==> run a <==
Design emaxi, start of the top module:
module emaxi( 
   wr_wait, rd_wait, rr_access, rr_packet, m_axi_awid, m_axi_awaddr,
   m_axi_awlen, m_axi_awsize, m_axi_awburst, m_axi_awlock,
   m_axi_awcache, m_axi_awprot, m_axi_awqos, m_axi_awvalid, m_axi_wid,
   m_axi_wdata, m_axi_wstrb, m_axi_wlast, m_axi_wvalid, m_axi_bready,
   m_axi_arid, m_axi_araddr, m_axi_arlen, m_axi_arsize, m_axi_arburst,
   m_axi_arlock, m_axi_arcache, m_axi_arprot, m_axi_arqos,
   m_axi_arvalid, m_axi_rready,
   wr_access, wr_packet, rd_access, rd_packet, rr_wait, m_axi_aclk,
   m_axi_aresetn, m_axi_awready, m_axi_wready, m_axi_bid, m_axi_bresp,
   m_axi_bvalid, m_axi_arready, m_axi_rid, m_axi_rdata, m_axi_rresp,
   m_axi_rlast, m_axi_rvalid
   );
   parameter M_IDW  = 12;
   parameter PW     = 104;
   parameter AW     = 32;
   parameter DW     = 32;
   input 	       wr_access;
   input [PW-1:0]      wr_packet;   
   output 	       wr_wait;
   input 	       rd_access;
   input [PW-1:0]      rd_packet;
   output 	       rd_wait;
   output 	       rr_access;
   output [PW-1:0]     rr_packet;
   input 	       rr_wait;
   input  	       m_axi_aclk;     
   input  	       m_axi_aresetn;  
   output [M_IDW-1:0]  m_axi_awid;     
   output [31 : 0]     m_axi_awaddr;   
   output [7 : 0]      m_axi_awlen;    
   output [2 : 0]      m_axi_awsize;   
   output [1 : 0]      m_axi_awburst;  
   output              m_axi_awlock;   
   output [3 : 0]      m_axi_awcache;  
   output [2 : 0]      m_axi_awprot;   
   output [3 : 0]      m_axi_awqos;    
   output 	       m_axi_awvalid;  
   input 	       m_axi_awready;  
   output [M_IDW-1:0]  m_axi_wid;     
   output [63 : 0]     m_axi_wdata;    
   output [7 : 0]      m_axi_wstrb;    
   output 	       m_axi_wlast;    
   output 	       m_axi_wvalid;   
   input 	       m_axi_wready;   
   input [M_IDW-1:0]   m_axi_bid;
   input [1 : 0]       m_axi_bresp;    
   input 	       m_axi_bvalid;   
   output 	       m_axi_bready;   
   output [M_IDW-1:0]  m_axi_arid;     
   output [31 : 0]     m_axi_araddr;   
   output [7 : 0]      m_axi_arlen;    
   output [2 : 0]      m_axi_arsize;   
   output [1 : 0]      m_axi_arburst;  
   output              m_axi_arlock;   
   output [3 : 0]      m_axi_arcache;  
   output [2 : 0]      m_axi_arprot;   
  ...
clock: 4.43 ns
lec_check: 0
cap_margin: 20
core_margin: 2
core_utilization: 66
setup_slack_margin: -0.01
slew_margin: 20
run.sh (not shown) runs the stock make flow with config.mk's settings and CLKGATE_MAP_FILE=.
==> inputs of run b, as changes to run a <==
Settings changed: CORE_UTILIZATION 66 to 40, SETUP_SLACK_MARGIN -0.01 to unset.
==> flow/constraint.sdc (replaced) <==
create_clock -name core_clock -period 3.6 [get_ports {m_axi_aclk}]
set_input_delay 0.7200 -clock core_clock [delete_from_list [all_inputs] [get_ports {m_axi_aclk}]]
set_output_delay 0.7200 -clock core_clock [all_outputs]
set_load 0.01 [all_outputs]
==> inputs of run c, as changes to run a <==
Settings changed: CORE_UTILIZATION 66 to 72, PLACE_DENSITY set to 0.35, SETUP_SLACK_MARGIN -0.01 to 0.64.
==> flow/constraint.sdc (replaced) <==
create_clock -name core_clock -period 2.22 [get_ports {m_axi_aclk}]
set_input_delay 0.4440 -clock core_clock [delete_from_list [all_inputs] [get_ports {m_axi_aclk}]]
set_output_delay 0.4440 -clock core_clock [all_outputs]
set_load 0.01 [all_outputs]
==> results_dict.tcl <==
# place-and-route summary
set metrics [dict create \
    hold_path.class "in2reg" \
    post-place-cells 5973 \
    grt_pass1_vias 43271 \
    status "failed layout checks" \
    worst-setup-path-type "reg2reg" \
    period_needed_ns 2.66 \
    critPathBufInv 4 \
    so_faults "setup timing" \
    setup_viol 41 \
    setup_slack_ns -0.445 \
    p_int_uw 68800 \
]
# the run above: run c

==> results_dict.tcl <==
# place-and-route summary
set metrics [dict create \
    clock.fmax_mhz 320 \
    setup_viol 0 \
    period_needed_ns 3.12 \
    critPathBufInv 1 \
    top_usage_layer "met2" \
    status "complete, no violations" \
    p_int_uw 40100 \
    port-buffer-count 431 \
    die-area_um2 172000 \
    worst-setup-path-type "reg2out" \
    worst-path-stages 2 \
    n_all_buffers 626 \
    hold_path.class "reg2async" \
    post-place-cells 6745 \
]
# the run above: run b

==> results_dict.tcl <==
# place-and-route summary
set metrics [dict create \
    period_needed_ns 3.23 \
    setup_slack_ns 1.20 \
    cts-root-buf "clkbuf_16" \
    critPathBufInv 3 \
    worst-setup-path-type "in2out" \
    grt_pass1_vias 37166 \
    status "complete, no violations" \
    p_int_uw 32100 \
    post-place-cells 5860 \
    clk-insertion-delay-late_ns 0.77 \
    hold_path.class "reg2async" \
]
# the run above: run a

